==> flow/config.mk <==
export PLATFORM = sky130hd
export DESIGN_NAME = bfp_comp
export DESIGN_NICKNAME = bfp_comp
export VERILOG_FILES = /design/flow/design.v
export SDC_FILE = /design/flow/constraint.sdc
export NUM_CORES = 4
export LEC_CHECK = 0
export CAP_MARGIN = 40
export CELL_PAD_IN_SITES_GLOBAL_PLACEMENT = 3
export CORE_ASPECT_RATIO = 0.97
export CORE_MARGIN = 2
export CORE_UTILIZATION = 19
export GPL_ROUTABILITY_DRIVEN = 0
export GPL_TIMING_DRIVEN = 1
export MAX_ROUTING_LAYER = met5
export PLACE_DENSITY_LB_ADDON = 0.09
export SETUP_SLACK_MARGIN = 1.76
export SLEW_MARGIN = 20
export TNS_END_PERCENT = 50
==> flow/constraint.sdc <==
create_clock -name core_clock -period 8.82 [get_ports {clk}]
set_input_delay 1.7640 -clock core_clock [delete_from_list [all_inputs] [get_ports {clk}]]
set_output_delay 1.7640 -clock core_clock [all_outputs]
set_load 0.01 [all_outputs]
==> flow/design.v <==
`timescale 1 ns / 1 ps
`default_nettype none
package bfp_pkg;
  function automatic logic [63:0] byte_reverse(input logic [63:0] din);
    for (int i = 0; i < 8; i++) begin
      byte_reverse[63-8*i-:8] = din[8*i+7-:8];
    end
  endfunction
endpackage
`timescale 1 ns / 1 ps
`default_nettype none
module fifo_srl #(
    parameter int ADDR_WIDTH = 4,
    parameter int DATA_WIDTH = 8
) (
    input logic clk,
    input logic rst,
    input logic  [DATA_WIDTH-1:0] din,
    input logic wr_en,
    output logic full,
    output logic [DATA_WIDTH-1:0] dout,
    output logic empty,
    input logic                   rd_en
);
  localparam int Depth = 2 ** ADDR_WIDTH;
  logic [DATA_WIDTH-1:0] srl   [Depth];
  logic [ADDR_WIDTH-1:0] addr;
  logic                  valid;
  assign full = &addr;
  always_ff @(posedge clk) begin
    if (wr_en && !full) begin
      srl[0] <= din;
      for (int i = 1; i < 16; i++) begin
        srl[i] <= srl[i-1];
      end
    end
  end
  assign dout = srl[addr];
  always_ff @(posedge clk) begin
    if (rst) begin
      addr <= '0;
    end else if (wr_en && ~rd_en && ~&addr && valid) begin
      addr <= addr + 1;
    end else if (rd_en && (&addr || (~wr_en && |addr))) begin
      addr <= addr - 1;
    end
  end
  always_ff @(posedge clk) begin
    if (rst) begin
      valid <= 1'b0;
    end else if (addr == '0 && wr_en) begin
      valid <= 1'b1;
    end else if (addr == '0 && ~wr_en && rd_en) begin
      valid <= 1'b0;
    end
  end
  assign empty = ~valid;
endmodule
`default_nettype wire
`timescale 1 ns / 1 ps
`default_nettype none
module bfp_comp_exp (
    input logic clk,
    input logic rst,
    input logic  [63:0] din_data,
    input logic din_valid,
    input logic din_sync,
    input logic din_last,
    output logic [63:0] dout_data,
    output logic [ 2:0] dout_state,
    output logic dout_valid,
    output logic dout_sync,
    output logic dout_last,
    input logic  [ 3:0] ud_iq_width
);
  function automatic logic [15:0] get_max2(input logic [15:0] din0, input logic [15:0] din1);
    logic [15:0] d0;
    logic [15:0] d1;
    d0 = din0[15] ? ~din0 : din0;
    d1 = din1[15] ? ~din1 : din1;
    get_max2 = d0 > d1 ? d0 : d1;
  endfunction
  function automatic logic [15:0] get_max4(input logic [15:0] din0, input logic [15:0] din1,
                                           input logic [15:0] din2, input logic [15:0] din3);
    logic [15:0] d0;
    logic [15:0] d1;
    d0 = get_max2(din0, din1);
    d1 = get_max2(din2, din3);
    get_max4 = d0 > d1 ? d0 : d1;
  endfunction
  function automatic logic [3:0] get_msb(input logic [15:0] din);
    get_msb = 0;
    for (int i = 1; i < 16; i++) begin
      if (din[i] ^ din[i-1]) get_msb = i;
    end
  endfunction
  function automatic logic [3:0] get_shift(input logic [3:0] msb, input logic [3:0] width);
    get_shift = width == 0 ? 0 : 15 - msb;
    get_shift = get_shift < 16 - width ? get_shift : 16 - width;
  endfunction
  function automatic logic [3:0] get_exp(input logic [3:0] msb, input logic [3:0] width);
    logic [4:0] temp;
    if (width == '0) begin
      temp = '0;
    end else begin
      temp = {1'b0, msb} - width + 1;
    end
    get_exp = temp[4] ? 0 : temp[3:0];
  endfunction
  function automatic logic [15:0] get_mask(input logic [3:0] w);
    logic [15:0] mask;
    case (w)
      0: mask = 16'h0000;
      1: mask = 16'h7FFF;
      2: mask = 16'h3FFF;
      3: mask = 16'h1FFF;
      4: mask = 16'h0FFF;
      5: mask = 16'h07FF;
      6: mask = 16'h03FF;
      7: mask = 16'h01FF;
      8: mask = 16'h00FF;
      9: mask = 16'h007F;
      10: mask = 16'h003F;
      11: mask = 16'h001F;
      12: mask = 16'h000F;
      13: mask = 16'h0007;
      14: mask = 16'h0003;
      default: mask = 16'h0001;
    endcase
    get_mask = mask;
  endfunction
  logic [15:0] data0  [4];
  logic [ 2:0] state0;
  generate
    for (genvar i = 0; i < 4; i++) begin : g_data0
      assign data0[i] = din_data[63-i*16-:16];
    end
  endgenerate
  always_ff @(posedge clk) begin
    if (rst || (din_valid && din_last)) begin
      state0 <= '0;
    end else if (din_valid) begin
      state0 <= state0 == 5 ? 0 : state0 + 1;
    end
  end
  logic [15:0] max1;
  logic [ 2:0] state1;
  logic        valid1;
  logic        last1;
  always_ff @(posedge clk) begin
    max1 <= get_max4(data0[0], data0[1], data0[2], data0[3]);
  end
  always_ff @(posedge clk) begin
    state1 <= state0;
    valid1 <= din_valid;
    last1  <= din_last;
  end
  logic [15:0] max2;
  logic [ 2:0] state2;
  logic [ 3:0] shift2;
  logic [ 3:0] exp2;
  logic        valid2;
  logic        last2;
  always_ff @(posedge clk) begin
    if (valid1) begin
      if (state1 == 0) begin
        max2 <= max1;
      end else begin
        max2 <= get_max2(max1, max2);
      end
    end
  end
  assign shift2 = get_shift(get_msb(max2), ud_iq_width);
  assign exp2   = get_exp(get_msb(max2), ud_iq_width);
  always_ff @(posedge clk) begin
    state2 <= state1;
    valid2 <= valid1;
    last2  <= last1;
  end
  logic [64:0] fifo3;
  logic [15:0] mask3;
  logic [15:0] data3  [4];
  logic [ 3:0] shift3;
  logic [ 3:0] exp3;
  logic [ 2:0] state3;
  logic        empty3;
  logic        valid3;
  logic        sync3;
  logic        last3;
  always_ff @(posedge clk) begin
    mask3 <= get_mask(ud_iq_width) >> 1;
  end
  generate
    for (genvar i = 0; i < 4; i++) begin : g_data3
      assign data3[i] = fifo3[63-i*16-:16];
    end
  endgenerate
  always_ff @(posedge clk) begin
    if (rst || (valid3 && last3)) begin
      state3 <= '0;
    end else if (~empty3 || valid3) begin
      state3 <= state3 == 5 ? 0 : state3 + 1;
    end
  end
  assign valid3 = ~empty3 || state3 > 0;
  always_ff @(posedge clk) begin
    if (rst) begin
      sync3 <= 1'b0;
    end else if (valid3 && last3) begin
      sync3 <= 1'b0;
    end else if (valid3) begin
      sync3 <= 1'b1;
    end
  end
  assign last3 = fifo3[64];
  logic [15:0] mask4;
  logic [15:0] data4  [4];
  logic [ 3:0] exp4;
  logic [ 2:0] state4;
  logic        valid4;
  logic        sync4;
  logic        last4;
  always_ff @(posedge clk) begin
    mask4 <= ~get_mask(ud_iq_width);
  end
  generate
    for (genvar i = 0; i < 4; i++) begin : g_data4
      always_ff @(posedge clk) begin
        data4[i] <= (data3[i] << shift3) | mask3;
      end
    end
  endgenerate
  always_ff @(posedge clk) begin
    exp4   <= exp3;
    state4 <= state3;
    valid4 <= valid3;
    sync4  <= sync3;
    last4  <= last3;
  end
  logic [63:0] data5_or;
  logic [63:0] data5_shift[4];
  logic [15:0] data5      [4];
  logic [ 6:0] shift5     [4];
  logic [ 3:0] exp5;
  logic [ 2:0] state5;
  logic        valid5;
  logic        sync5;
  logic        last5;
  generate
    for (genvar i = 0; i < 4; i++) begin : g_data5
      always_ff @(posedge clk) begin
        if (data4[i] == 16'h7FFF) begin
          data5[i] <= data4[i] & mask4;
        end else begin
          data5[i] <= (data4[i] + 1) & mask4;
        end
      end
      always_comb begin
        data5_shift[i] = {data5[i], 48'b0} >> shift5[i];
      end
    end
  endgenerate
  always_comb begin
    if (state5 == 0) begin
      data5_or = {4'b0, exp5, 56'b0};
    end else begin
      data5_or = 64'b0;
    end
    for (int i = 0; i < 4; i++) begin
      data5_or = data5_or | data5_shift[i];
    end
  end
  generate
    for (genvar i = 0; i < 4; i++) begin : g_shift5
      always_ff @(posedge clk) begin
        if (state4 == 0) begin
          shift5[i] <= i * ud_iq_width + 8;
        end else begin
          shift5[i] <= i * ud_iq_width;
        end
      end
    end
  endgenerate
  always_ff @(posedge clk) begin
    exp5   <= exp4;
    state5 <= state4;
    valid5 <= valid4;
    sync5  <= sync4;
    last5  <= last4;
  end
  always_ff @(posedge clk) begin
    dout_data  <= data5_or;
    dout_state <= state5;
    dout_sync  <= sync5;
    dout_valid <= valid5;
    dout_last  <= last5;
  end
  logic [7:0] exp_fifo_din;
  logic       exp_fifo_wr;
  logic [7:0] exp_fifo_dout;
  logic       exp_fifo_rd;
  assign exp_fifo_din = {shift2, exp2};
  assign exp_fifo_wr  = valid2 && (state2 == 5 || last2);
  assign exp_fifo_rd  = (state3 == 0);
  assign {shift3, exp3} = exp_fifo_dout;
  fifo_srl #(
      .DATA_WIDTH(8)
  ) i_exp_fifo (
      .clk  (clk),
      .rst  (rst),
      .din  (exp_fifo_din),
      .wr_en(exp_fifo_wr),
      .full (   ),
      .dout (exp_fifo_dout),
      .empty(empty3),
      .rd_en(exp_fifo_rd)
  );
  fifo_srl #(
      .DATA_WIDTH(65)
  ) i_data_fifo (
      .clk  (clk),
      .rst  (rst),
      .din  ({din_last, din_data}),
      .wr_en(din_valid),
      .full (   ),
      .dout (fifo3),
      .empty(   ),
      .rd_en(valid3)
  );
endmodule
`default_nettype wire
`timescale 1 ns / 1 ps
`default_nettype none
module bfp_comp_gearbox (
    input logic clk,
    input logic rst,
    input logic  [63:0] din_data,
    input logic  [ 2:0] din_state,
    input logic din_valid,
    input logic din_sync,
    input logic din_last,
    output logic [63:0] m_axis_tdata,
    output logic [ 7:0] m_axis_tkeep,
    output logic m_axis_tvalid,
    output logic m_axis_tlast,
    input logic [3:0] ud_iq_width
);
  logic [63:0] data_shift;
  logic [63:0] data_shift_f;
  logic [63:0] tdata;
  logic [63:0] tdata_f;
  logic [ 4:0] cnt;
  logic [ 4:0] cnt_next;
  logic [ 5:0] shift;
  logic        last_extend;
  assign {data_shift, data_shift_f} = {din_data, 64'b0} >> shift;
  always_ff @(posedge clk) begin
    if (rst) begin
      cnt <= '0;
    end else if (din_valid && din_last && cnt_next > 16) begin
      cnt <= cnt_next;
    end else if (din_valid && din_last) begin
      cnt <= '0;
    end else if (din_valid) begin
      cnt <= cnt_next;
    end else if (last_extend) begin
      cnt <= '0;
    end
  end
  always_comb begin
    if (din_state == 0) begin
      cnt_next = (cnt & 5'h0F) + 2 + ud_iq_width;
    end else begin
      cnt_next = (cnt & 5'h0F) + ud_iq_width;
    end
  end
  assign shift = {cnt[3:0], 2'b0};
  always_ff @(posedge clk) begin
    last_extend <= din_valid && din_last && (cnt_next > 16);
  end
  always_ff @(posedge clk) begin
    if (last_extend) begin
        tdata <= tdata_f | data_shift;
    end else if (din_valid) begin
      if (~din_sync) begin
        tdata <= data_shift;
      end else if (cnt[4]) begin
        tdata <= tdata_f | data_shift;
      end else begin
        tdata <= tdata | data_shift;
      end
    end
  end
  always_ff @(posedge clk) begin
    if (din_valid) begin
      tdata_f <= data_shift_f;
    end
  end
  assign m_axis_tdata  = bfp_pkg::byte_reverse(tdata);
  always_ff @(posedge clk) begin
    if (din_valid && din_last) begin
      m_axis_tvalid <= 1'b1;
    end else if (last_extend) begin
      m_axis_tvalid <= 1'b1;
    end else if (din_valid && cnt_next >= 16) begin
      m_axis_tvalid <= 1'b1;
    end else begin
      m_axis_tvalid <= 1'b0;
    end
  end
  always_ff @(posedge clk) begin
    if (din_valid && din_last && cnt_next <= 16) begin
      m_axis_tlast <= 1'b1;
    end else if (last_extend) begin
      m_axis_tlast <= 1'b1;
    end else if (din_valid) begin
      m_axis_tlast <= 1'b0;
    end
  end
  always_ff @(posedge clk) begin
    if (din_valid && din_last && cnt_next < 16) begin
      m_axis_tkeep <= 8'hFF >> (8 - shift / 8);
    end else if (last_extend) begin
      m_axis_tkeep <= 8'hFF >> (8 - shift / 8);
    end else if (din_valid) begin
      m_axis_tkeep <= 8'hFF;
    end
  end
endmodule
`default_nettype wire
`timescale 1 ns / 1 ps
`default_nettype none
module bfp_comp (
    input logic clk,
    input logic rst,
    input logic  [63:0] s_axis_tdata,
    input logic  [ 7:0] s_axis_tkeep,
    input logic s_axis_tvalid,
    input logic s_axis_tlast,
    input logic  [31:0] s_axis_tuser,
    output logic [63:0] m_axis_tdata,
    output logic [ 7:0] m_axis_tkeep,
    output logic m_axis_tvalid,
    output logic m_axis_tlast,
    output logic [31:0] m_axis_tuser,
    input logic  [ 3:0] ctrl_ud_comp_meth,
    input logic  [ 3:0] ctrl_ud_iq_width
);
  logic [63:0] s_axis_tdata_reversed;
  logic [63:0] data0;
  logic        valid0;
  logic        last0;
  logic [31:0] user0;
  logic        sync0;
  logic [ 3:0] ud_iq_width;
  logic [63:0] d0_data;
  logic [ 2:0] d0_state;
  logic        d0_valid;
  logic        d0_sync;
  logic        d0_last;
  logic [31:0] fifo_din;
  logic        fifo_wr;
  logic [31:0] fifo_dout;
  logic        fifo_rd;
  assign s_axis_tdata_reversed = bfp_pkg::byte_reverse(s_axis_tdata);
  always_ff @(posedge clk) begin
    data0  <= s_axis_tdata_reversed;
    valid0 <= s_axis_tvalid;
    last0  <= s_axis_tlast;
    user0  <= s_axis_tuser;
  end
  always_ff @(posedge clk) begin
    if (rst || (valid0 && last0)) begin
      sync0 <= 1'b0;
    end else if (valid0) begin
      sync0 <= 1'b1;
    end
  end
  assign fifo_din = user0;
  assign fifo_wr  = valid0 && ~sync0;
  assign fifo_rd  = d0_valid & ~d0_sync;
  always_ff @(posedge clk) begin
    if (fifo_rd) begin
      m_axis_tuser <= fifo_dout;
    end
  end
  always_ff @(posedge clk) begin
    if (ctrl_ud_comp_meth == 1) begin
      ud_iq_width <= ctrl_ud_iq_width;
    end else begin
      ud_iq_width <= '0;
    end
  end
  bfp_comp_exp i_exp (
      .clk        (clk),
      .rst        (rst),
      .din_data   (data0),
      .din_valid  (valid0),
      .din_sync   (sync0),
      .din_last   (last0),
      .dout_data  (d0_data),
      .dout_state (d0_state),
      .dout_valid (d0_valid),
      .dout_sync  (d0_sync),
      .dout_last  (d0_last),
      .ud_iq_width(ud_iq_width)
  );
  bfp_comp_gearbox i_gearbox (
      .clk          (clk),
      .rst          (rst),
      .din_data     (d0_data),
      .din_state    (d0_state),
      .din_valid    (d0_valid),
      .din_sync     (d0_sync),
      .din_last     (d0_last),
      .m_axis_tdata (m_axis_tdata),
      .m_axis_tkeep (m_axis_tkeep),
      .m_axis_tvalid(m_axis_tvalid),
      .m_axis_tlast (m_axis_tlast),
      .ud_iq_width  (ud_iq_width)
  );
  fifo_srl #(
      .DATA_WIDTH(32)
  ) i_user_fifo (
      .clk  (clk),
      .rst  (rst),
      .din  (fifo_din),
      .wr_en(fifo_wr),
      .full (   ),
      .dout (fifo_dout),
      .empty(   ),
      .rd_en(fifo_rd)
  );
endmodule
`default_nettype wire
==> flow/run.sh <==
#!/bin/bash
# the make line also repeats each setting of config.mk as NAME=value (left out here)
make -C /OpenROAD-flow-scripts/flow DESIGN_CONFIG=/design/flow/config.mk WORK_HOME=/design/flow/orfs CLKGATE_MAP_FILE= finish
==> out/qor.yml, run 1 <==
floorplan.die_area_um2: 498700
p_comb_frac: 0.245
simple_gate_share: 0.06455
areaGrowthSynthToFinish_pct: 21.38
power_density_nw_per_um2: 303.8
topCombFamilyByArea: "AND-OR/OR-AND gates"
fin_area_um2: 113700
xor_area_frac: 0.01141
place.port_buffers: 213
die_x_um: 716.9
num_vias: 59600
synth.cell_area_um2: 93670
path_delay_family: "AND-OR/OR-AND gates"
synth_flops: 2294
cp-endpoint: "i_exp.max1[12]"
hold_ws_ps: 323.8
post_cts.resized_instances: 0
first_global_vias: 61870
yosys.area_share.adder: 0.01638
yosys_synthesis_chip_area_um2: 93670
cts_hold_buf: 0
hold_class: "flop to flop"
leading_cell_types_by_total_area_after_synthesis: "sky130_fd_sc_hd__edfxtp_1 (60%), sky130_fd_sc_hd__dfxtp_1 (9.3%), sky130_fd_sc_hd__mux2i_1 (3.6%)"
critPathBufInv: 3
rrSetupSlack_ps: 2510
synthCells: 6553
most_common_flop_cell_mapped_by_yosys: "sky130_fd_sc_hd__edfxtp_1"
htree_levels: 5
worstReg2RegStart: "data0[47]"
asyncSetResetFlopFracSynth: 0
global_route_wire_length_before_repair_um: 528400
fmax_mhz: 158.6
irDropWorstVdd_mv: 0.1494
worst_setup_path_start_kind: "flop"
totalPowerFinal_mw: 34.54
post_drt_via_cell_ratio: 4.377
share_seq_of_total_power: 0.411
num-nets-final: 7103
p_switching_mw: 11.73
synthMostInstantiatedCell: "sky130_fd_sc_hd__edfxtp_1"
clock_tree.buffer_depth: 4
internal-power_mw: 22.81
whs_path_depth: 0
critical_path.max_stage_delay_ps: 700
drt_first_iter_violations: 4787
critical-path-slowest-cell: "sky130_fd_sc_hd__a21oi_4"
ant_nets: 0
initial_core_util: 0.1910
final.min_clock_period_ps: 6306
max_cap_violations: 0
synth_cell_types: 103
warning_count: 84
syn_area_per_cell_um2: 14.29
timing.setup.tns_ps: 0
grtUsageTotal: 0.1492
ys_seq_frac: 0.6889
worst-endpoint-required_ps: 9580
finalClockSkew_ps: 127.0
ff_to_ff_path_depth: 20
tritoncts: "done"
area.combinational_um2: 26750
placed_area_um2: 104200
synth_stat.cells: 6553
antenna_found_initial: 48
worstReg2RegEnd: "i_exp.max1[12]"
common_cells: "sky130_fd_sc_hd__edfxtp_1 (1859), sky130_fd_sc_hd__nand2_1 (440), sky130_fd_sc_hd__dfxtp_1 (435)"
comb_cell_power_mw: 8.46
grt_setup_unrepaired: "false"
drt_first_pass_iters: 9
finalCoreUtilization: 0.2319
cts_post_setup_buffers_inserted: 0
criticalPathCategory: "flop to flop"
grt_start_max_net_pins: 153
synth_area_leader_cell: "sky130_fd_sc_hd__edfxtp_1"
pg_seq_mw: 14.2
edf_count: 1859
power.group.top: "registers"
synth.mux.area_fraction: 0.05599
cts_root_buf: "sky130_fd_sc_hd__clkbuf_16"
p_leak_nw: 38.42
floorplan_nets: 6787
swShare: 0.3396
clock.latency.late_pin_ps: 960
cp_cell_sequence: "buf_4 -> xnor2_1 -> ha_1 -> a21o_1 -> a21o_1 -> a21oi_1 -> o221ai_1 -> a21oi_4 -> mux2i_1 -> inv_1 -> ha_1 -> a21o_1 -> a21o_1 -> a21o_1 -> a21oi_1 -> o211ai_1 -> a2111oi_0 -> nor2_2 -> buf_6 -> mux2i_1"
share_clk_of_total_power: 0.344
cp.depth: 20
worstHoldStart: "i_exp.valid5"
setup_viol: 0
tightestPinTransition_ps: 1012
yosysWarningCount: 15
drcViolationCount: 0
routedWlPerCell_um: 28.12
clkSinkCount: 2294
end_of_the_worst_hold_path: "i_exp.dout_valid"
finalHoldViolCount: 0
core_region_area_um2: 490300
endpoint_kind: "flop"
timing.critical_path.mode_cell: "sky130_fd_sc_hd__a21o_1"
die-height_um: 695.5
finalClockPeriodUsage: 0.7150
fill_cells: 51360
cp-startpoint: "data0[47]"
finalWirelength_um: 382900
rows: 253
powerClk_mw: 11.9
outcome: "complete, no violations"
maxSlewViolCount: 0
ios: 222
cts_buffers: 299
compound_area_frac: 0.1341
overflow: 0
detailed_place_hpwl_um: 256800
top_cell_area_share: 0.5959
regArea_um2: 64560
clk_pin_slew_ps: 60
timing.critical_path.fanout_max: 15
max-slew-margin-rel: 0.3253
arrival_ps: 7060
-- metrics by stage --
step	cells	worst slack (ps)
final	13620	2514
after global routing	13600	2109
after CTS	13590	2545
after detailed placement	13060	2556
after global placement	13020	2445
after floorplan	6553	-9372
-- routing by layer --
| layer | track usage | share of wire |
|---|---|---|
| met4 | 0.02962 | 0.019 |
| met5 | 0 | 0.000029 |
| met3 | 0.01649 | 0.036 |
| met1 | 0.2144 | 0.48 |
| met2 | 0.2418 | 0.46 |
-- layout make-up --
cell class | instances | share of cell area
Sequential cell | 2294 | 0.5678
Tap cell | 6502 | 0.07155
Multi-Input combinational cell | 3676 | 0.2352
Timing Repair Buffer | 439 | 0.03769
Clock buffer | 392 | 0.07069
Antenna cell | 12 | 0.0002641
Clock inverter | 141 | 0.01153
Inverter | 159 | 0.005260
==> run 2, diff against run 1 <==
- ABC_AREA: not set -> 1
- CAP_MARGIN: 40 -> 15
- CELL_PAD_IN_SITES_GLOBAL_PLACEMENT: 3 -> not set
- CORE_ASPECT_RATIO: 0.97 -> not set
- CORE_UTILIZATION: 19 -> 72
- CTS_CLUSTER_DIAMETER: not set -> 215
- GPL_ROUTABILITY_DRIVEN: 0 -> not set
- GPL_TIMING_DRIVEN: 1 -> not set
- MAX_ROUTING_LAYER: met5 -> not set
- PLACE_DENSITY_LB_ADDON: 0.09 -> not set
- SETUP_SLACK_MARGIN: 1.76 -> not set
- TNS_END_PERCENT: 50 -> not set
- clock period: 8.82 -> 3.58 ns (I/O delays scaled with it)
==> run 2 against run 1 <==
Effect of this change:
- now fails the layout checks on negative setup slack
- via count rose by 19%
- wire length fell by 25%
- flip-flop count did not move
- fmax rose by 59%
- critical path depth rose by 5
- register-to-register slack got worse by 2900 ps
- non-clock buffer count rose by 201
- largest power group unchanged
==> out/qor.yml, run 2 <==
outcome: "failed layout checks"  # was complete, no violations
so_faults: "negative setup slack"
worstReg2RegStart: "data0[47]"  # unchanged
simple_gate_share: 0.1685  # was 0.06455
tritoncts: "done"  # unchanged
yosys_synthesis_chip_area_um2: 93190  # was 93670 µm²
first_global_vias: 68350  # was 61870
placement.setup.worst_slack_ps: -520.2  # was 2556 ps
yosys.area_share.adder: 0.01625  # was 0.01638
asyncSetResetFlopFracSynth: 0  # unchanged
most_common_flop_cell_mapped_by_yosys: "sky130_fd_sc_hd__edfxtp_1"  # unchanged
share_clk_of_total_power: 0.265  # was 0.344
finalClockPeriodUsage: 1.107  # was 0.7150
floorplan.die_area_um2: 132300  # was 498700 µm²
max_cap_violations: 0  # unchanged
arrival_ps: 4720  # was 7060 ps
synth_flops: 2294  # unchanged
hold_class: "input pin to flop"  # was flop to flop
gpl.final_weighted_congestion: 0.9887
cp.depth: 25  # was 20
ant_nets: 0  # unchanged
setup_viol: 19  # was 0
worst_setup_path_start_kind: "flop"  # unchanged
synthMostInstantiatedCell: "sky130_fd_sc_hd__nand2_1"  # was sky130_fd_sc_hd__edfxtp_1
topCombFamilyByArea: "simple AND/OR/NAND/NOR gates"  # was AND-OR/OR-AND gates
post_drt_via_cell_ratio: 6.676  # was 4.377
cp-startpoint: "data0[47]"  # unchanged
global_route_wire_length_before_repair_um: 417100  # was 528400 µm
critical_path.max_stage_delay_ps: 390  # was 700 ps
regArea_um2: 64550  # was 64560 µm²
cp-endpoint: "i_exp.max1[2]"  # was i_exp.max1[12]
grt_setup_unrepaired: "true"  # was false
cts_buffers: 211  # was 299
power.group.top: "registers"  # unchanged
p_comb_frac: 0.341  # was 0.245
worstHoldStart: "s_axis_tuser[29]"  # was i_exp.valid5
num-nets-final: 8942  # was 7103
fmax_mhz: 252.3  # was 158.6 MHz
areaGrowthSynthToFinish_pct: 15.94  # was 21.38%
warning_count: 101  # was 84
final.min_clock_period_ps: 3963  # was 6306 ps
p_switching_mw: 33.83  # was 11.73 mW
ys_seq_frac: 0.6924  # was 0.6889
overflow: 0  # unchanged
floorplan_nets: 8466  # was 6787
drt_first_iter_violations: 12230  # was 4787
common_cells: "sky130_fd_sc_hd__nand2_1 (2343), sky130_fd_sc_hd__edfxtp_1 (1859), sky130_fd_sc_hd__nand3_1 (589)"  # was sky130_fd_sc_hd__edfxtp_1 (1859), sky130_fd_sc_hd__nand2_1 (440), sky130_fd_sc_hd__dfxtp_1 (435)
path_delay_family: "buffers and inverters"  # was AND-OR/OR-AND gates
max-slew-margin-rel: 0.1937  # was 0.3253
initial_core_util: 0.7225  # was 0.1910
swShare: 0.3787  # was 0.3396
whs_path_depth: 1  # was 0
rrSetupSlack_ps: -380  # was 2510 ps
yosysWarningCount: 15  # unchanged
end_of_the_worst_hold_path: "user0[29]"  # was i_exp.dout_valid
area.combinational_um2: 26390  # was 26750 µm²
xor_area_frac: 0.008646  # was 0.01141
synth.mux.area_fraction: 0.002685  # was 0.05599
maxSlewViolCount: 0  # unchanged
synth_area_leader_cell: "sky130_fd_sc_hd__edfxtp_1"  # unchanged
powerClk_mw: 23.7  # was 11.9 mW
core_region_area_um2: 129000  # was 490300 µm²
totalPowerFinal_mw: 89.35  # was 34.54 mW
grtUsageTotal: 0.4236  # was 0.1492
internal-power_mw: 55.51  # was 22.81 mW
finalClockSkew_ps: 68.03  # was 127.0 ps
detailed_place_hpwl_um: 178800  # was 256800 µm
critical-path-slowest-cell: "sky130_fd_sc_hd__dfxtp_2"  # was sky130_fd_sc_hd__a21oi_4
ios: 222  # unchanged
routedWlPerCell_um: 26.92  # was 28.12 µm
synth_cell_types: 71  # was 103
ff_to_ff_path_depth: 25  # was 20
synth_stat.cells: 8232  # was 6553
clock_tree.buffer_depth: 3  # was 4
worst-endpoint-required_ps: 4340  # was 9580 ps
smallest_setup_slack_after_layout_ps: -383.5  # was 2514 ps
finalHoldViolCount: 0  # unchanged
clock.latency.late_pin_ps: 890  # was 960 ps
compound_area_frac: 0.07749  # was 0.1341
drcViolationCount: 0  # unchanged
tightestPinTransition_ps: 1208  # was 1012 ps
power_density_nw_per_um2: 826.9  # was 303.8 nW/µm²
worstReg2RegEnd: "i_exp.max1[2]"  # was i_exp.max1[12]
timing.critical_path.mode_cell: "sky130_fd_sc_hd__inv_1"  # was sky130_fd_sc_hd__a21o_1
pg_seq_mw: 35.2  # was 14.2 mW
endpoint_kind: "flop"  # unchanged
die-height_um: 363.8  # was 695.5 µm
finalWirelength_um: 286500  # was 382900 µm
cts_hold_buf: 0  # unchanged
drt_first_pass_iters: 7  # was 9
p_leak_nw: 41.16  # was 38.42 nW
fill_cells: 6188  # was 51360
finalCoreUtilization: 0.8376  # was 0.2319
synth.cell_area_um2: 93190  # was 93670 µm²
htree_levels: 4  # was 5
synthCells: 8232  # was 6553
cts_root_buf: "sky130_fd_sc_hd__clkbuf_16"  # unchanged
rows: 132  # was 253
comb_cell_power_mw: 30.5  # was 8.46 mW
antenna_found_initial: 10  # was 48
clkSinkCount: 2294  # unchanged
edf_count: 1859  # unchanged
place.port_buffers: 213  # unchanged
criticalPathCategory: "flop to flop"  # unchanged
hold_ws_ps: 277.2  # was 323.8 ps
grt_start_max_net_pins: 210  # was 153
die_x_um: 363.8  # was 716.9 µm
top_cell_area_share: 0.5990  # was 0.5959
critPathBufInv: 9  # was 3
syn_area_per_cell_um2: 11.32  # was 14.29 µm²
num_vias: 71060  # was 59600
leading_cell_types_by_total_area_after_synthesis: "sky130_fd_sc_hd__edfxtp_1 (60%), sky130_fd_sc_hd__nand2_1 (9.4%), sky130_fd_sc_hd__dfxtp_1 (9.3%)"  # was sky130_fd_sc_hd__edfxtp_1 (60%), sky130_fd_sc_hd__dfxtp_1 (9.3%), sky130_fd_sc_hd__mux2i_1 (3.6%)
share_seq_of_total_power: 0.394  # was 0.411
irDropWorstVdd_mv: 0.8575  # was 0.1494 mV
clk_pin_slew_ps: 70  # was 60 ps
timing.critical_path.fanout_max: 11  # was 15
-- run 2: routing by layer --
| metal | GRT usage | wire, µm | vias to the layer above | part of all wire |
|---|---|---|---|---|
| met4 | 0.1963 | 15550 | 4 | 0.054 |
| li1 | - | - | 30110 | - |
| met5 | 0 | 29 | - | 0.00010 |
| met2 | 0.6649 | 132000 | 6228 | 0.46 |
| met1 | 0.5647 | 99040 | 33620 | 0.35 |
| met3 | 0.1043 | 39880 | 1094 | 0.14 |
-- run 2: what timing repair did --
action	CTS	global route
setup endpoints to repair	15	49
buffers inserted	4	7
resized	29	104
cloned	0	3
pin swaps	8	43
-- run 2: cell type report --
cell class | instances | share of cell area
well taps | 1742 | 0.02017
flip-flops and latches | 2294 | 0.5975
inverters | 439 | 0.01534
multi-input cells | 5122 | 0.2443
clock buffers | 264 | 0.05217
clock inverters | 133 | 0.01497
repair buffers | 640 | 0.05538
diodes | 10 | 0.0002316
-- run 2: per-stage QoR --
step / instance area [µm²] / setup TNS, ps / cells
final: 108000 / -6353 / 10640
after detailed placement: 99860 / -7652 / 10220
after floorplan: 93250 / - / 8232
after CTS: 107300 / -4475 / 10620
after global placement: 99860 / -7079 / 10220
after global routing: 108000 / -8136 / 10640
==> run 3, diff against run 2 <==
- ABC_AREA: 1 -> not set
- CAP_MARGIN: 15 -> 20
- CTS_CLUSTER_DIAMETER: 215 -> 117
- CTS_CLUSTER_SIZE: not set -> 10
- SETUP_SLACK_MARGIN: not set -> 0.44
- TNS_END_PERCENT: not set -> 5
- clock period: 3.58 -> 1.94 ns (I/O delays scaled with it)
==> run 3 against run 2 <==
Effect of this change:
- the flow now stops in 5_1_grt
- synthesized area is 0.52% higher
- die area is 0.51% higher
- synthesized cell count is 20% lower
==> out/qor.yml, run 3 <==
placement.setup.worst_slack_ps: -2692  # was -520.2 ps
synth_stat.cells: 6553  # was 8232
common_cells: "sky130_fd_sc_hd__edfxtp_1 (1859), sky130_fd_sc_hd__nand2_1 (440), sky130_fd_sc_hd__dfxtp_1 (435)"  # was sky130_fd_sc_hd__nand2_1 (2343), sky130_fd_sc_hd__edfxtp_1 (1859), sky130_fd_sc_hd__nand3_1 (589)
clkSinkCount: 2294  # unchanged
cts_root_buf: "sky130_fd_sc_hd__clkbuf_16"  # unchanged
initial_core_util: 0.7244  # was 0.7225
synth.cell_area_um2: 93670  # was 93190 µm²
topCombFamilyByArea: "AND-OR/OR-AND gates"  # was simple AND/OR/NAND/NOR gates
edf_count: 1859  # unchanged
floorplan_nets: 6787  # was 8466
die_x_um: 364.7  # was 363.8 µm
outcome: "aborted with a tool error"  # was failed layout checks
yosysWarningCount: 15  # unchanged
synthMostInstantiatedCell: "sky130_fd_sc_hd__edfxtp_1"  # was sky130_fd_sc_hd__nand2_1
clock_tree.buffer_depth: 4  # was 3
compound_area_frac: 0.1341  # was 0.07749
yosys.area_share.adder: 0.01638  # was 0.01625
flow.first_error: "[ERROR GRT-0116] Global routing finished with congestion. Check the congestion regions in the DRC Viewer."
most_common_flop_cell_mapped_by_yosys: "sky130_fd_sc_hd__edfxtp_1"  # unchanged
grtUsageTotal: 0.9745
place.port_buffers: 213  # unchanged
synth_flops: 2294  # unchanged
yosys_synthesis_chip_area_um2: 93670  # was 93190 µm²
ys_seq_frac: 0.6889  # was 0.6924
leading_cell_types_by_total_area_after_synthesis: "sky130_fd_sc_hd__edfxtp_1 (60%), sky130_fd_sc_hd__dfxtp_1 (9.3%), sky130_fd_sc_hd__mux2i_1 (3.6%)"  # was sky130_fd_sc_hd__edfxtp_1 (60%), sky130_fd_sc_hd__nand2_1 (9.4%), sky130_fd_sc_hd__dfxtp_1 (9.3%)
placed_area_um2: 110400  # was 99860 µm²
rows: 132  # unchanged
floorplan.die_area_um2: 133000  # was 132300 µm²
overflow: 7415
top_cell_area_share: 0.5959  # was 0.5990
synth.mux.area_fraction: 0.05599  # was 0.002685
synthCells: 6553  # was 8232
synth_cell_types: 103  # was 71
detailed_place_hpwl_um: 238700  # was 178800 µm
ios: 222  # unchanged
xor_area_frac: 0.01141  # was 0.008646
synth_area_leader_cell: "sky130_fd_sc_hd__edfxtp_1"  # unchanged
simple_gate_share: 0.06455  # was 0.1685
core_region_area_um2: 129300  # was 129000 µm²
die-height_um: 364.7  # was 363.8 µm
halt_point_of_the_flow: "5_1_grt"
cts_buffers: 279  # was 211
htree_levels: 5  # was 4
syn_area_per_cell_um2: 14.29  # was 11.32 µm²
gpl.final_weighted_congestion: 1.072  # was 0.9887
asyncSetResetFlopFracSynth: 0  # unchanged
-- run 3: stage by stage --
step / setup TNS [ps] / std cells
4_1_cts: -1230700 / 10430
2_1_floorplan: - / 6553
3_3_place_gp: -772040 / 9768
3_5_place_dp: -941890 / 9768
-- run 3: what timing repair did --
item                                     CTS
pin swaps                                283
endpoints found under the hold margin     85
hold buffers                              85
setup buffers                            148
gates cloned                              11
endpoints found under the setup margin  2345
gates resized                            795
-- run 3: per-layer routing --
| metal | overflow | track usage |
|---|---|---|
| met1 | 243 | 0.9045 |
| met2 | 4844 | 1.148 |
| met3 | 296 | 0.8370 |
| met4 | 1977 | 1.054 |
| met5 | 55 | 0.6750 |
==> run 4, diff against run 3 <==
- ABC_AREA: not set -> 1
- CAP_MARGIN: 20 -> 10
- CTS_CLUSTER_DIAMETER: 117 -> 385
- CTS_CLUSTER_SIZE: 10 -> not set
- SETUP_SLACK_MARGIN: 0.44 -> -0.23
- TNS_END_PERCENT: 5 -> not set
- clock period: 1.94 -> 3.38 ns (I/O delays scaled with it)
==> run 4 against run 3 <==
Effect of this change:
- now fails the layout checks on negative setup slack
- synthesized area down 0.51%
- synthesized cell count up 26%
- die area shrank 0.51%
==> out/qor.yml, run 4 <==
worst_setup_path_start_kind: "flop"
drcViolationCount: 0
cp-startpoint: "data0[63]"
edf_count: 1859  # unchanged
irDropWorstVdd_mv: 0.8598
common_cells: "sky130_fd_sc_hd__nand2_1 (2343), sky130_fd_sc_hd__edfxtp_1 (1859), sky130_fd_sc_hd__nand3_1 (589)"  # was sky130_fd_sc_hd__edfxtp_1 (1859), sky130_fd_sc_hd__nand2_1 (440), sky130_fd_sc_hd__dfxtp_1 (435)
pg_seq_mw: 37.3
xor_area_frac: 0.008646  # was 0.01141
yosysWarningCount: 15  # unchanged
rows: 132  # unchanged
setup_viol: 69
path_delay_family: "simple AND/OR/NAND/NOR gates"
gpl.final_weighted_congestion: 0.9849  # was 1.072
finalHoldViolCount: 0
fmax_mhz: 251.7
worstHoldStart: "s_axis_tuser[19]"
placed_cells_incl_taps: 10270  # was 9768
cts_root_buf: "sky130_fd_sc_hd__clkbuf_16"  # unchanged
grt_setup_unrepaired: "true"
end_of_the_worst_hold_path: "user0[19]"
max-slew-margin-rel: 0.2702
rrSetupSlack_ps: -590
outcome: "failed layout checks"  # was aborted with a tool error
cp.depth: 24
syn_area_per_cell_um2: 11.32  # was 14.29 µm²
post_drt_via_cell_ratio: 6.748
maxSlewViolCount: 0
max_cap_violations: 0
endpoint_kind: "flop"
drt_first_pass_iters: 9
clk_pin_slew_ps: 70
fill_cells: 5961
clock_tree.buffer_depth: 3  # was 4
share_seq_of_total_power: 0.392
regArea_um2: 64550
swShare: 0.3802
synth.mux.area_fraction: 0.002685  # was 0.05599
ios: 222  # unchanged
so_faults: "negative setup slack"
finalClockSkew_ps: 54.32
finalWirelength_um: 296400
routedWlPerCell_um: 27.72
comb_cell_power_mw: 33.1
antenna_found_initial: 11
global_route_wire_length_before_repair_um: 433900
leading_cell_types_by_total_area_after_synthesis: "sky130_fd_sc_hd__edfxtp_1 (60%), sky130_fd_sc_hd__nand2_1 (9.4%), sky130_fd_sc_hd__dfxtp_1 (9.3%)"  # was sky130_fd_sc_hd__edfxtp_1 (60%), sky130_fd_sc_hd__dfxtp_1 (9.3%), sky130_fd_sc_hd__mux2i_1 (3.6%)
critPathBufInv: 7
totalPowerFinal_mw: 95.28
p_comb_frac: 0.347
htree_levels: 4  # was 5
timing.critical_path.fanout_max: 8
topCombFamilyByArea: "simple AND/OR/NAND/NOR gates"  # was AND-OR/OR-AND gates
detailed_place_hpwl_um: 183100  # was 238700 µm
critical-path-slowest-cell: "sky130_fd_sc_hd__dfxtp_4"
die_x_um: 363.8  # was 364.7 µm
grtUsageTotal: 0.4409
finalNonFillerCells: 10690
smallest_setup_slack_after_layout_ps: -593.0
ys_seq_frac: 0.6924  # was 0.6889
synth.cell_area_um2: 93190  # was 93670 µm²
hold_class: "input pin to flop"
share_clk_of_total_power: 0.261
cts_buffers: 210  # was 279
synthMostInstantiatedCell: "sky130_fd_sc_hd__nand2_1"  # was sky130_fd_sc_hd__edfxtp_1
areaGrowthSynthToFinish_pct: 16.36
clkSinkCount: 2294  # unchanged
asyncSetResetFlopFracSynth: 0  # unchanged
p_switching_mw: 36.22
warning_count: 78
critical_path.max_stage_delay_ps: 410
place.port_buffers: 213  # unchanged
clock.latency.late_pin_ps: 870
tightestPinTransition_ps: 1093
powerClk_mw: 24.9
floorplan.die_area_um2: 132300  # was 133000 µm²
core_region_area_um2: 129000  # was 129300 µm²
worstReg2RegEnd: "i_exp.max1[9]"
most_common_flop_cell_mapped_by_yosys: "sky130_fd_sc_hd__edfxtp_1"  # unchanged
num-nets-final: 8991
die-height_um: 363.8  # was 364.7 µm
area.combinational_um2: 26270
overflow: 0
power_density_nw_per_um2: 878.6
internal-power_mw: 59.05
synthCells: 8232  # was 6553
finalClockPeriodUsage: 1.175
yosys_synthesis_chip_area_um2: 93190  # was 93670 µm²
synth_stat.cells: 8232  # was 6553
worstReg2RegStart: "data0[63]"
synth_cell_types: 71  # was 103
synth_flops: 2294  # unchanged
criticalPathCategory: "flop to flop"
ant_nets: 0
top_cell_area_share: 0.5990  # was 0.5959
p_leak_nw: 41.43
final.min_clock_period_ps: 3973
ff_to_ff_path_depth: 24
first_global_vias: 70010
cp_cell_sequence: "buf_4 -> xnor2_2 -> inv_1 -> ha_1 -> nand2_1 -> nor3_1 -> buf_4 -> nand2_1 -> o211ai_1 -> buf_4 -> buf_4 -> nand3_1 -> and2_1 -> ha_4 -> a21oi_2 -> o21a_1 -> nor2_1 -> o211ai_1 -> nand3_1 -> o21ai_4 -> inv_2 -> buf_6 -> nand3_2 -> nand2_1"
whs_path_depth: 1
grt_start_max_net_pins: 142
num_vias: 72170
yosys.area_share.adder: 0.01625  # was 0.01638
simple_gate_share: 0.1685  # was 0.06455
arrival_ps: 4710
synth_area_leader_cell: "sky130_fd_sc_hd__edfxtp_1"  # unchanged
power.group.top: "registers"
drt_first_iter_violations: 13310
timing.critical_path.mode_cell: "sky130_fd_sc_hd__buf_4"
compound_area_frac: 0.07749  # was 0.1341
tritoncts: "done"
floorplan_nets: 8466  # was 6787
worst-endpoint-required_ps: 4120
cp-endpoint: "i_exp.max1[9]"
initial_core_util: 0.7225  # was 0.7244
[run 4: final cells by class]
class,count,area share
clock inverters,98,0.01030
repair buffers,691,0.06078
well taps,1742,0.02010
clock buffers,298,0.05570
diodes,11,0.0002538
multi-input cells,5121,0.2423
flip-flops and latches,2294,0.5953
inverters,439,0.01531
[run 4: through the flow]
step           instance area [µm²]    util  TNS (ps)  hold WS, ps  worst slack (ps)
2_1_floorplan                93250       -         -        309.6            -13670
3_3_place_gp                100500  0.7792     -9300        312.1            -631.2
5_1_grt                     108400  0.8406    -21360        240.6            -801.1
4_1_cts                     108000  0.8374     -8709        222.3            -549.2
6_report                    108400  0.8407    -13090        251.7            -593.0
3_5_place_dp                100500  0.7793    -10980        312.1            -749.1
[run 4: metal layers]
| metal | wire (µm) | vias up | GRT usage |
|---|---|---|---|
| met3 | 43740 | 1378 | 0.1276 |
| li1 | - | 30210 | - |
| met2 | 134500 | 6669 | 0.6781 |
| met5 | 29 | - | 0 |
| met4 | 17730 | 6 | 0.2207 |
| met1 | 100400 | 33910 | 0.5798 |
[run 4: what timing repair did]
action / 4_1_cts / 5_1_grt
resized: 67 / 55
buffers inserted: 8 / 9
cloned: 1 / 1
pin swaps: 45 / 33
endpoints found under the setup margin: 19 / 44
hold buffers: 0 / 0
==> run 5, diff against run 4 <==
- CAP_MARGIN: 10 -> 20
- CORE_UTILIZATION: 72 -> 70
- CTS_CLUSTER_DIAMETER: 385 -> 246
- SETUP_SLACK_MARGIN: -0.23 -> not set
==> run 5 against run 4 <==
Effect of this change:
- largest cell class unchanged
- die area rose by 2.8%
- clock power barely moved
- synthesized cell count did not move
- fails the layout checks on antenna violations, negative setup slack
- cell count rose by 0.61%
- non-clock buffer count rose by 45
- critical endpoint is now i_exp.max1[6]
- hold slack improved by 2.9 ps
- power fell by 0.14%
- clock skew rose by 14 ps
- global-route usage fell by 1.9 points
- register-to-register slack improved by 20 ps
==> out/qor.yml, run 5 <==
initial_core_util: 0.7071  # was 0.7225
yosys.area_share.adder: 0.01625  # unchanged
finalWirelength_um: 292600  # was 296400 µm
final.min_clock_period_ps: 3951  # was 3973 ps
finalNonFillerCells: 10760  # was 10690
top_cell_area_share: 0.5990  # unchanged
simple_gate_share: 0.1685  # unchanged
xor_area_frac: 0.008646  # unchanged
gpl.final_weighted_congestion: 0.9963  # was 0.9849
grt_start_max_net_pins: 141  # was 142
synthMostInstantiatedCell: "sky130_fd_sc_hd__nand2_1"  # unchanged
htree_levels: 4  # unchanged
ant_nets: 1  # was 0
warning_count: 79  # was 78
cp-startpoint: "data0[63]"  # unchanged
worst_setup_path_start_kind: "flop"  # unchanged
common_cells: "sky130_fd_sc_hd__nand2_1 (2343), sky130_fd_sc_hd__edfxtp_1 (1859), sky130_fd_sc_hd__nand3_1 (589)"  # unchanged
powerClk_mw: 24.6  # was 24.9 mW
pg_seq_mw: 37.3  # about the same
floorplan_nets: 8466  # unchanged
clock.latency.late_pin_ps: 860  # was 870 ps
drt_first_pass_iters: 7  # was 9
synth_cell_types: 71  # unchanged
yosysWarningCount: 15  # unchanged
p_leak_nw: 41.71  # was 41.43 nW
synth_area_leader_cell: "sky130_fd_sc_hd__edfxtp_1"  # unchanged
cts_root_buf: "sky130_fd_sc_hd__clkbuf_16"  # unchanged
cp-endpoint: "i_exp.max1[6]"  # was i_exp.max1[9]
hold_ws_ps: 254.6  # was 251.7 ps
swShare: 0.3799  # was 0.3802
smallest_setup_slack_after_layout_ps: -570.8  # was -593.0 ps
whs_path_depth: 1  # unchanged
hold_class: "input pin to flop"  # unchanged
clkSinkCount: 2294  # unchanged
clock_tree.buffer_depth: 3  # unchanged
totalPowerFinal_mw: 95.14  # was 95.28 mW
regArea_um2: 64550  # about the same
max_cap_violations: 0  # unchanged
tightestPinTransition_ps: 1089  # was 1093 ps
timing.critical_path.fanout_max: 8  # unchanged
num-nets-final: 9041  # was 8991
cp.depth: 28  # was 24
internal-power_mw: 59.00  # was 59.05 mW
irDropWorstVdd_mv: 1.028  # was 0.8598 mV
core_region_area_um2: 131800  # was 129000 µm²
placed_cells_incl_taps: 10290  # was 10270
drcViolationCount: 0  # unchanged
so_faults: "antenna violations, negative setup slack"  # was negative setup slack
areaGrowthSynthToFinish_pct: 17.16  # was 16.36%
global_route_wire_length_before_repair_um: 428900  # was 433900 µm
finalClockPeriodUsage: 1.169  # was 1.175
first_global_vias: 69800  # was 70010
p_switching_mw: 36.15  # was 36.22 mW
criticalPathCategory: "flop to flop"  # unchanged
asyncSetResetFlopFracSynth: 0  # unchanged
tritoncts: "done"  # unchanged
antenna_found_initial: 15  # was 11
end_of_the_worst_hold_path: "user0[10]"  # was user0[19]
critPathBufInv: 8  # was 7
finalHoldViolCount: 0  # unchanged
cts_buffers: 212  # was 210
critical_path.max_stage_delay_ps: 390  # was 410 ps
critical-path-slowest-cell: "sky130_fd_sc_hd__dfxtp_4"  # unchanged
compound_area_frac: 0.07749  # unchanged
floorplan.die_area_um2: 136100  # was 132300 µm²
fill_cells: 6597  # was 5961
num_vias: 71820  # was 72170
share_clk_of_total_power: 0.258  # was 0.261
die-height_um: 368.9  # was 363.8 µm
detailed_place_hpwl_um: 183600  # was 183100 µm
power_density_nw_per_um2: 871.4  # was 878.6 nW/µm²
worst-endpoint-required_ps: 4120  # about the same
topCombFamilyByArea: "simple AND/OR/NAND/NOR gates"  # unchanged
ys_seq_frac: 0.6924  # unchanged
edf_count: 1859  # unchanged
die_x_um: 368.9  # was 363.8 µm
maxSlewViolCount: 0  # unchanged
p_comb_frac: 0.350  # was 0.347
clk_pin_slew_ps: 70  # about the same
finalClockSkew_ps: 68.17  # was 54.32 ps
arrival_ps: 4690  # was 4710 ps
ff_to_ff_path_depth: 28  # was 24
comb_cell_power_mw: 33.3  # was 33.1 mW
rrSetupSlack_ps: -570  # was -590 ps
outcome: "failed layout checks"  # unchanged
drt_first_iter_violations: 12710  # was 13310
endpoint_kind: "flop"  # unchanged
grtUsageTotal: 0.4221  # was 0.4409
placement.setup.worst_slack_ps: -747.0  # was -749.1 ps
leading_cell_types_by_total_area_after_synthesis: "sky130_fd_sc_hd__edfxtp_1 (60%), sky130_fd_sc_hd__nand2_1 (9.4%), sky130_fd_sc_hd__dfxtp_1 (9.3%)"  # unchanged
worstReg2RegStart: "data0[63]"  # unchanged
place.port_buffers: 213  # unchanged
max-slew-margin-rel: 0.2731  # was 0.2702
synth_stat.cells: 8232  # unchanged
ios: 222  # unchanged
most_common_flop_cell_mapped_by_yosys: "sky130_fd_sc_hd__edfxtp_1"  # unchanged
overflow: 0  # unchanged
post_drt_via_cell_ratio: 6.675  # was 6.748
synth_flops: 2294  # unchanged
path_delay_family: "AND-OR/OR-AND gates"  # was simple AND/OR/NAND/NOR gates
grt_setup_unrepaired: "true"  # unchanged
fmax_mhz: 253.1  # was 251.7 MHz
syn_area_per_cell_um2: 11.32  # unchanged
worstReg2RegEnd: "i_exp.max1[6]"  # was i_exp.max1[9]
area.combinational_um2: 26510  # was 26270 µm²
setup_viol: 15  # was 69
yosys_synthesis_chip_area_um2: 93190  # unchanged
synthCells: 8232  # unchanged
power.group.top: "registers"  # unchanged
cts_hold_buf: 0  # unchanged
timing.setup.tns_ps: -8221  # was -13090 ps
synth.cell_area_um2: 93190  # unchanged
rows: 133  # was 132
routedWlPerCell_um: 27.19  # was 27.72 µm
share_seq_of_total_power: 0.392  # about the same
worstHoldStart: "s_axis_tuser[10]"  # was s_axis_tuser[19]
synth.mux.area_fraction: 0.002685  # unchanged
[run 5: cell type report]
type                    count  area share
flip-flops and latches   2294      0.5912
multi-input cells        5124      0.2428
repair buffers            736     0.06557
clock buffers             288     0.05371
well taps                1755     0.02011
inverters                 439     0.01525
clock inverters           111     0.01107
diodes                     12   0.0002750
[run 5: per-layer routing]
| layer | track usage | vias up | share of wire |
|---|---|---|---|
| met2 | 0.6503 | 6251 | 0.46 |
| li1 | - | 30340 | - |
| met5 | 0 | - | 0.00033 |
| met4 | 0.1943 | 16 | 0.052 |
| met1 | 0.5699 | 34030 | 0.35 |
| met3 | 0.1085 | 1184 | 0.14 |
[run 5: stage by stage]
step | util | cell area [µm²]
after floorplan | - | 93250
after global placement | 0.7632 | 100600
after detailed placement | 0.7632 | 100600
after CTS | 0.8215 | 108300
after global routing | 0.8283 | 109200
final | 0.8284 | 109200
[run 5: repair_timing]
action	4_1_cts	5_1_grt
setup buffers	25	31
endpoints found under the setup margin	56	85
gates resized	59	120
pin swaps	11	40
gates cloned	7	0
==> run 6, diff against run 5 <==
- CAP_MARGIN: 20 -> 10
- CORE_UTILIZATION: 70 -> 72
- CTS_CLUSTER_DIAMETER: 246 -> 360
- HOLD_SLACK_MARGIN: not set -> 0.26
- SETUP_SLACK_MARGIN: not set -> 0.21
==> run 6 against run 5 <==
Effect of this change:
- the layout fails its checks (negative setup slack)
- worst setup slack worse by 230 ps
- combinational power is 6.3% higher
- synthesized cell count did not move
- sequential power about the same
- global-route usage increased by 3.0 points
- hold slack better by 2.5 ps
- clock skew is 4.9 ps lower
- critical endpoint is now i_exp.max1[13]
==> out/qor.yml, run 6 <==
outcome: "failed layout checks"  # unchanged
so_faults: "negative setup slack"  # was antenna violations, negative setup slack
p_leak_nw: 41.96  # was 41.71 nW
post_drt_via_cell_ratio: 6.949  # was 6.675
synth_area_leader_cell: "sky130_fd_sc_hd__edfxtp_1"  # unchanged
compound_area_frac: 0.07749  # unchanged
drcViolationCount: 0  # unchanged
cp.depth: 29  # was 28
synthCells: 8232  # unchanged
endpoint_kind: "flop"  # unchanged
placed_cells_incl_taps: 10270  # was 10290
criticalPathCategory: "flop to flop"  # unchanged
critical-path-slowest-cell: "sky130_fd_sc_hd__dfxtp_2"  # was sky130_fd_sc_hd__dfxtp_4
setup_viol: 16  # was 15
cts_root_buf: "sky130_fd_sc_hd__clkbuf_16"  # unchanged
ios: 222  # unchanged
warning_count: 87  # was 79
synth.cell_area_um2: 93190  # unchanged
internal-power_mw: 59.95  # was 59.00 mW
hold_class: "input pin to flop"  # unchanged
clock_tree.buffer_depth: 3  # unchanged
power.group.top: "registers"  # unchanged
cts_buffers: 210  # was 212
leading_cell_types_by_total_area_after_synthesis: "sky130_fd_sc_hd__edfxtp_1 (60%), sky130_fd_sc_hd__nand2_1 (9.4%), sky130_fd_sc_hd__dfxtp_1 (9.3%)"  # unchanged
die-height_um: 363.8  # was 368.9 µm
power_density_nw_per_um2: 893.2  # was 871.4 nW/µm²
top_cell_area_share: 0.5990  # unchanged
simple_gate_share: 0.1685  # unchanged
p_comb_frac: 0.361  # was 0.350
irDropWorstVdd_mv: 0.8682  # was 1.028 mV
synth_flops: 2294  # unchanged
worst_setup_path_start_kind: "flop"  # unchanged
yosys_synthesis_chip_area_um2: 93190  # unchanged
place.port_buffers: 213  # unchanged
p_switching_mw: 38.28  # was 36.15 mW
swShare: 0.3897  # was 0.3799
antenna_found_initial: 19  # was 15
yosysWarningCount: 15  # unchanged
die_x_um: 363.8  # was 368.9 µm
rows: 132  # was 133
drt_first_iter_violations: 15000  # was 12710
htree_levels: 4  # unchanged
tightestPinTransition_ps: 1062  # was 1089 ps
routedWlPerCell_um: 29.73  # was 27.19 µm
whs_path_depth: 1  # unchanged
finalWirelength_um: 320300  # was 292600 µm
xor_area_frac: 0.008646  # unchanged
detailed_place_hpwl_um: 183100  # was 183600 µm
timing.critical_path.fanout_max: 8  # unchanged
worstReg2RegEnd: "i_exp.max1[13]"  # was i_exp.max1[6]
finalHoldViolCount: 0  # unchanged
finalClockPeriodUsage: 1.237  # was 1.169
synth_cell_types: 71  # unchanged
worstReg2RegStart: "data0[63]"  # unchanged
gpl.final_weighted_congestion: 0.9849  # was 0.9963
initial_core_util: 0.7225  # was 0.7071
common_cells: "sky130_fd_sc_hd__nand2_1 (2343), sky130_fd_sc_hd__edfxtp_1 (1859), sky130_fd_sc_hd__nand3_1 (589)"  # unchanged
clk_pin_slew_ps: 70  # about the same
arrival_ps: 4940  # was 4690 ps
ys_seq_frac: 0.6924  # unchanged
edf_count: 1859  # unchanged
synth_stat.cells: 8232  # unchanged
placed_area_um2: 100500  # was 100600 µm²
grt_start_max_net_pins: 142  # was 141
final.min_clock_period_ps: 4180  # was 3951 ps
synth.mux.area_fraction: 0.002685  # unchanged
pg_seq_mw: 37.5  # was 37.3 mW
path_delay_family: "AND-OR/OR-AND gates"  # unchanged
core_region_area_um2: 129000  # was 131800 µm²
areaGrowthSynthToFinish_pct: 18.01  # was 17.16%
timing.setup.tns_ps: -11460  # was -8221 ps
clock.latency.late_pin_ps: 890  # was 860 ps
cp-startpoint: "data0[63]"  # unchanged
tritoncts: "done"  # unchanged
smallest_setup_slack_after_layout_ps: -799.6  # was -570.8 ps
floorplan_nets: 8466  # unchanged
grt_setup_unrepaired: "true"  # unchanged
floorplan.die_area_um2: 132300  # was 136100 µm²
worst-endpoint-required_ps: 4140  # was 4120 ps
end_of_the_worst_hold_path: "data0[33]"  # was user0[10]
global_route_wire_length_before_repair_um: 443600  # was 428900 µm
comb_cell_power_mw: 35.4  # was 33.3 mW
critical_path.max_stage_delay_ps: 340  # was 390 ps
asyncSetResetFlopFracSynth: 0  # unchanged
first_global_vias: 70820  # was 69800
clkSinkCount: 2294  # unchanged
drt_first_pass_iters: 10  # was 7
powerClk_mw: 25.3  # was 24.6 mW
fin_area_um2: 110000  # was 109200 µm²
syn_area_per_cell_um2: 11.32  # unchanged
critPathBufInv: 8  # unchanged
share_seq_of_total_power: 0.382  # was 0.392
synthMostInstantiatedCell: "sky130_fd_sc_hd__nand2_1"  # unchanged
rrSetupSlack_ps: -800  # was -570 ps
num-nets-final: 9060  # was 9041
share_clk_of_total_power: 0.258  # about the same
finalClockSkew_ps: 63.31  # was 68.17 ps
num_vias: 74870  # was 71820
overflow: 0  # unchanged
maxSlewViolCount: 0  # unchanged
max_cap_violations: 0  # unchanged
max-slew-margin-rel: 0.2846  # was 0.2731
totalPowerFinal_mw: 98.23  # was 95.14 mW
most_common_flop_cell_mapped_by_yosys: "sky130_fd_sc_hd__edfxtp_1"  # unchanged
ant_nets: 0  # was 1
ff_to_ff_path_depth: 29  # was 28
topCombFamilyByArea: "simple AND/OR/NAND/NOR gates"  # unchanged
cp-endpoint: "i_exp.max1[13]"  # was i_exp.max1[6]
grtUsageTotal: 0.4526  # was 0.4221
yosys.area_share.adder: 0.01625  # unchanged
worstHoldStart: "s_axis_tdata[25]"  # was s_axis_tuser[10]
finalNonFillerCells: 10770  # was 10760
fmax_mhz: 239.3  # was 253.1 MHz
run 6: cell type report:
| class | count | area, µm² |
|---|---|---|
| tap | 1742 | 2180 |
| sequential | 2294 | 64560 |
| timing repair buffer | 760 | 7361 |
| multi-input combinational | 5121 | 26980 |
| fill | 5593 | 19010 |
| clock inverter | 98 | 1117 |
| clock buffer | 298 | 6041 |
| antenna | 21 | 52.55 |
| inverter | 439 | 1684 |
run 6: repair_timing:
item / 4_1_cts / 5_1_grt
buffers inserted: 17 / 32
endpoints found under the setup margin: 88 / 93
gates resized: 102 / 213
cloned: 2 / 4
hold endpoints to repair: 31 / 0
hold buffers: 31 / 0
pin swaps: 42 / 66
run 6: per-layer routing:
layer	GRT usage	wire length, µm
met1	0.5850	102300
met2	0.6994	142800
met3	0.1358	51290
met4	0.2326	23640
met5	0.01126	251
run 6: metrics by stage:
step / hold WS [ps] / setup slack (ps) / utilization
after floorplan: 309.6 / -13670 / -
after global placement: 312.1 / -631.2 / 0.7792
after detailed placement: 312.1 / -749.1 / 0.7793
after CTS: 261.5 / -555.4 / 0.8418
after global routing: 258.0 / -927.0 / 0.8524
final: 257.1 / -799.6 / 0.8526
==> run 7, diff against run 6 <==
- CAP_MARGIN: 10 -> 40
- CELL_PAD_IN_SITES_GLOBAL_PLACEMENT: not set -> 1
- CORE_ASPECT_RATIO: not set -> 1.21
- CORE_MARGIN: 2 -> 9
- CORE_UTILIZATION: 72 -> 22
- CTS_CLUSTER_DIAMETER: 360 -> 155
- GPL_TIMING_DRIVEN: not set -> 0
- HOLD_SLACK_MARGIN: 0.26 -> 0.3
- MAX_ROUTING_LAYER: not set -> met4
- MIN_ROUTING_LAYER: not set -> met2
- SETUP_SLACK_MARGIN: 0.21 -> -0.55
- SLEW_MARGIN: 20 -> 15
- clock period: 3.38 -> 8.138 ns (I/O delays scaled with it)
==> run 7 against run 6 <==
Effect of this change:
- now clean on timing, DRC and antenna
- clock skew increased by 67 ps
- count of clock-buffer cells in the layout increased by 50
- fmax shrank 39%
- synthesized area stayed put
- non-clock buffer count increased by 76
- synthesized cell count is the same
- via count is 22% higher
- power decreased by 56%
- critical path type unchanged
- largest cell class unchanged
==> out/qor.yml, run 7 <==
critical_path.max_stage_delay_ps: 660  # was 340 ps
worst_setup_path_start_kind: "flop"  # unchanged
simple_gate_share: 0.1685  # unchanged
synth_stat.cells: 8232  # unchanged
grt_start_max_net_pins: 60  # was 142
num-nets-final: 9193  # was 9060
yosys_synthesis_chip_area_um2: 93190  # unchanged
synthMostInstantiatedCell: "sky130_fd_sc_hd__nand2_1"  # unchanged
detailed_place_hpwl_um: 262300  # was 183100 µm
cts_buffers: 268  # was 210
gpl.final_weighted_congestion: 1.021  # was 0.9849
timing.critical_path.fanout_max: 10  # was 8
powerClk_mw: 12.0  # was 25.3 mW
worst-endpoint-required_ps: 8910  # was 4140 ps
max_cap_violations: 0  # unchanged
swShare: 0.4162  # was 0.3897
max-slew-margin-rel: 0.3415  # was 0.2846
synth_area_leader_cell: "sky130_fd_sc_hd__edfxtp_1"  # unchanged
p_comb_frac: 0.370  # was 0.361
die-height_um: 733.9  # was 363.8 µm
area.combinational_um2: 25580  # was 26980 µm²
pg_seq_mw: 15.3  # was 37.5 mW
criticalPathCategory: "flop to flop"  # unchanged
regArea_um2: 64540  # was 64560 µm²
outcome: "complete, no violations"  # was failed layout checks
hold_class: "flop to flop"  # was input pin to flop
maxSlewViolCount: 0  # unchanged
yosysWarningCount: 15  # unchanged
cp-endpoint: "i_exp.max1[6]"  # was i_exp.max1[13]
grt_setup_unrepaired: "false"  # was true
path_delay_family: "simple AND/OR/NAND/NOR gates"  # was AND-OR/OR-AND gates
xor_area_frac: 0.008646  # unchanged
setup_viol: 0  # was 16
hold_ws_ps: 316.2  # was 257.1 ps
placed_area_um2: 105100  # was 100500 µm²
tritoncts: "done"  # unchanged
ff_to_ff_path_depth: 23  # was 29
clock_tree.buffer_depth: 4  # was 3
warning_count: 62  # was 87
drt_first_iter_violations: 18600  # was 15000
fmax_mhz: 145.9  # was 239.3 MHz
antenna_found_initial: 0  # was 19
clkSinkCount: 2294  # unchanged
finalHoldViolCount: 0  # unchanged
first_global_vias: 100000  # was 70820
placed_cells_incl_taps: 14190  # was 10270
synth_flops: 2294  # unchanged
floorplan.die_area_um2: 447500  # was 132300 µm²
worstHoldStart: "i_exp.valid5"  # was s_axis_tdata[25]
cts_hold_buf: 0  # was 31
grtUsageTotal: 0.2384  # was 0.4526
endpoint_kind: "flop"  # unchanged
end_of_the_worst_hold_path: "i_exp.dout_valid"  # was data0[33]
timing.critical_path.mode_cell: "sky130_fd_sc_hd__nand2_1"
finalWirelength_um: 356800  # was 320300 µm
ant_nets: 0  # unchanged
whs_path_depth: 0  # was 1
drt_first_pass_iters: 10  # unchanged
post_drt_via_cell_ratio: 6.193  # was 6.949
finalClockPeriodUsage: 0.8423  # was 1.237
cp.depth: 23  # was 29
core_region_area_um2: 421200  # was 129000 µm²
common_cells: "sky130_fd_sc_hd__nand2_1 (2343), sky130_fd_sc_hd__edfxtp_1 (1859), sky130_fd_sc_hd__nand3_1 (589)"  # unchanged
floorplan_nets: 8466  # unchanged
rrSetupSlack_ps: 1280  # was -800 ps
clk_pin_slew_ps: 60  # was 70 ps
synth.mux.area_fraction: 0.002685  # unchanged
edf_count: 1859  # unchanged
place.port_buffers: 212  # was 213
ys_seq_frac: 0.6924  # unchanged
routedWlPerCell_um: 24.19  # was 29.73 µm
yosys.area_share.adder: 0.01625  # unchanged
compound_area_frac: 0.07749  # unchanged
finalClockSkew_ps: 130.8  # was 63.31 ps
die_x_um: 609.7  # was 363.8 µm
initial_core_util: 0.2212  # was 0.7225
final.min_clock_period_ps: 6855  # was 4180 ps
fill_cells: 43860  # was 5593
asyncSetResetFlopFracSynth: 0  # unchanged
rows: 262  # was 132
topCombFamilyByArea: "simple AND/OR/NAND/NOR gates"  # unchanged
share_clk_of_total_power: 0.277  # was 0.258
cts_root_buf: "sky130_fd_sc_hd__clkbuf_16"  # unchanged
drcViolationCount: 0  # unchanged
internal-power_mw: 25.38  # was 59.95 mW
comb_cell_power_mw: 16.1  # was 35.4 mW
top_cell_area_share: 0.5990  # unchanged
worstReg2RegStart: "data0[63]"  # unchanged
cts_post_setup_buffers_inserted: 0  # was 17
arrival_ps: 7620  # was 4940 ps
ios: 222  # unchanged
power.group.top: "combinational logic"  # was registers
p_switching_mw: 18.09  # was 38.28 mW
irDropWorstVdd_mv: 0.2754  # was 0.8682 mV
p_leak_nw: 41.64  # was 41.96 nW
global_route_wire_length_before_repair_um: 495900  # was 443600 µm
leading_cell_types_by_total_area_after_synthesis: "sky130_fd_sc_hd__edfxtp_1 (60%), sky130_fd_sc_hd__nand2_1 (9.4%), sky130_fd_sc_hd__dfxtp_1 (9.3%)"  # unchanged
power_density_nw_per_um2: 381.2  # was 893.2 nW/µm²
tightestPinTransition_ps: 987.8  # was 1062 ps
clock.latency.late_pin_ps: 980  # was 890 ps
htree_levels: 5  # was 4
share_seq_of_total_power: 0.353  # was 0.382
fin_area_um2: 114000  # was 110000 µm²
areaGrowthSynthToFinish_pct: 22.35  # was 18.01%
synthCells: 8232  # unchanged
critical-path-slowest-cell: "sky130_fd_sc_hd__buf_1"  # was sky130_fd_sc_hd__dfxtp_2
finalNonFillerCells: 14750  # was 10770
synth.cell_area_um2: 93190  # unchanged
finalCoreUtilization: 0.2707  # was 0.8526
critPathBufInv: 7  # was 8
overflow: 0  # unchanged
cp-startpoint: "data0[63]"  # unchanged
num_vias: 91350  # was 74870
synth_cell_types: 71  # unchanged
most_common_flop_cell_mapped_by_yosys: "sky130_fd_sc_hd__edfxtp_1"  # unchanged
cp_cell_sequence: "buf_2 -> buf_1 -> xnor2_1 -> inv_1 -> ha_1 -> nand2_1 -> nor3_1 -> nand4_1 -> nand2_1 -> clkbuf_1 -> nand2_1 -> and2_1 -> ha_1 -> inv_1 -> nor3_1 -> nand4_1 -> o21bai_1 -> nand3_1 -> o21ai_1 -> inv_1 -> clkbuf_1 -> nand3_1 -> nand2_1"
timing.setup.tns_ps: 0  # was -11460 ps
post_cts.resized_instances: 0  # was 102
worstReg2RegEnd: "i_exp.max1[6]"  # was i_exp.max1[13]
syn_area_per_cell_um2: 11.32  # unchanged
-- run 7: metal layers --
metal  up-vias  GRT usage  share of wire
li1      30570          -              -
met1     30580          -              0
met2     27410     0.2810           0.49
met3      2788     0.2997           0.41
met4         0    0.05035           0.10
met5         -          -              0
-- run 7: cell type report --
cell class                 count  share of cell area
antenna                       38           0.0008339
buffer                       379             0.01361
clock buffer                 348             0.06478
clock inverter               132            0.009897
inverter                     439             0.01456
multi-input combinational   5120              0.2244
sequential                  2294              0.5660
tap                         5544             0.06083
timing repair buffer         457             0.04510
-- run 7: through the flow --
stage,setup slack (ps),total power [mW]
final,1284,43.47
after global routing,823.6,45.13
after CTS,1630,42.37
after global placement,-16810,30.51
after detailed placement,1650,30.48
after floorplan,-8911,23.15
Power is estimated from default activity; no workload was simulated.
